==> run a: inputs <==
// Top
module Top(clk, rst, Trig, Echo, distance, sel);
input clk, rst, Echo;
output Trig;
output [6:0] distance;
output [3:0] sel;
wire [19:0] dis;
wire [1:0] state;
wire clk_1k;
counter_1000 u3(.clk(clk), .rst(rst), .clkout(clk_1k), .statechange(state));
TrigSignal u1(.clk_1m(clk), .rst(rst), .trig(Trig));
PosCounter u2(.clk_1m(clk), .rst(rst), .echo(Echo), .dis_count(dis));
Showdigit u4(.in(dis),.LED_activating_counter(state),.out1(distance[6:0]),.out2(sel[3:0]));
endmodule  
Settings: LEC_CHECK=0, CAP_MARGIN=10, CELL_PAD_IN_SITES_DETAIL_PLACEMENT=0, CELL_PAD_IN_SITES_GLOBAL_PLACEMENT=3, CORE_ASPECT_RATIO=0.87, CORE_MARGIN=2, CORE_UTILIZATION=27, GPL_TIMING_DRIVEN=0, HOLD_SLACK_MARGIN=0.19, MAX_ROUTING_LAYER=met4, PLACE_DENSITY=0.6, SLEW_MARGIN=15, TNS_END_PERCENT=10; clock period 1000.0 ns.
run.sh (not shown) runs the stock make flow with config.mk's settings and CLKGATE_MAP_FILE=.
==> run b (differences from run a) <==
==> flow/config.mk (replaced) <==
export PLATFORM = sky130hd
export DESIGN_NAME = Top
export DESIGN_NICKNAME = Top
export VERILOG_FILES = /design/flow/design.v
export SDC_FILE = /design/flow/constraint.sdc
export NUM_CORES = 4
export LEC_CHECK = 0
export ABC_AREA = 1
export CAP_MARGIN = 20
export CORE_MARGIN = 2
export CORE_UTILIZATION = 71
export PLACE_DENSITY_LB_ADDON = 0.17
export SLEW_MARGIN = 20
==> flow/constraint.sdc (replaced) <==
create_clock -name core_clock -period 166.0 [get_ports {clk}]
set_input_delay 33.2000 -clock core_clock [delete_from_list [all_inputs] [get_ports {clk}]]
set_output_delay 33.2000 -clock core_clock [all_outputs]
set_load 0.01 [all_outputs]
==> comparison <==
Against run a, the non-clock buffer count of run b is lower by 138.
Of run b and run a, run b has the higher global-route usage (gap 13 points).
Synthesized area: run a is lower than run b (about 13%).
Of run a and run b, run a has the higher hold slack (gap 0.011 ns).
Of run b and run a, run b has the higher via count (gap 9.5%, measured against run a).

---

==> inputs of run Y <==
Top again, from the RTL that the note above started with.
make LEC_CHECK=0 CAP_MARGIN=20 CORE_ASPECT_RATIO=1.74 CORE_MARGIN=9 CORE_UTILIZATION=72 CTS_CLUSTER_DIAMETER=382 CTS_CLUSTER_SIZE=95 PLACE_DENSITY=0.36 SLEW_MARGIN=20 TNS_END_PERCENT=15 finish   # period 1000.0 ns
==> inputs of run C, as changes to run Y <==
Settings changed: CORE_ASPECT_RATIO 1.74 to default, CORE_MARGIN 9 to 2, CORE_UTILIZATION 72 to 40, CTS_CLUSTER_DIAMETER 382 to default, CTS_CLUSTER_SIZE 95 to default, PLACE_DENSITY 0.36 to 0.6, SETUP_SLACK_MARGIN from default to -2.0, TNS_END_PERCENT 15 to default.
==> flow/constraint.sdc (replaced) <==
create_clock -name core_clock -period 293.0 [get_ports {clk}]
set_input_delay 58.6000 -clock core_clock [delete_from_list [all_inputs] [get_ports {clk}]]
set_output_delay 58.6000 -clock core_clock [all_outputs]
set_load 0.01 [all_outputs]
==> PnR_summary.wiki <==
== Implementation results ==
{| class="wikitable"
! Metric !! Value
|-
| Time the worst path needs with I/O delays and setup || 149120 ps
|-
| Tap Count || 931
|-
| Multi-input gate share of the layout cell area || 85.72%
|-
| Cell Count, Final, Fillers Out || 4847
|-
| Data arrival at the endpoint of the critical path || 90520 ps
|-
| Overall fraction of global-route tracks in use || 22.02%
|-
| Outcome || no timing/DRC/antenna violations
|}
# the run above: run C

==> PnR_summary.wiki <==
== Implementation results ==
{| class="wikitable"
! Metric !! Value
|-
| Seq area share || 6.301%
|-
| Class of the most critical hold timing path || reg -> reg
|-
| Time the worst path needs with I/O delays and setup || 293860 ps
|-
| Multi-input gate share of the layout cell area || 87.56%
|-
| Share of the core filled with cells in the final layout || 75.28%
|-
| Iteration-0 DRC Markers || 2794
|-
| Tap Count || 480
|-
| Data arrival at the endpoint of the critical path || 93860 ps
|-
| Outcome || no timing/DRC/antenna violations
|-
| Cell type group with the largest total delay on the critical path || AND-OR/OR-AND gates
|-
| Final weighted congestion of routability-driven global placement || 0.9814
|}
# the run above: run Y

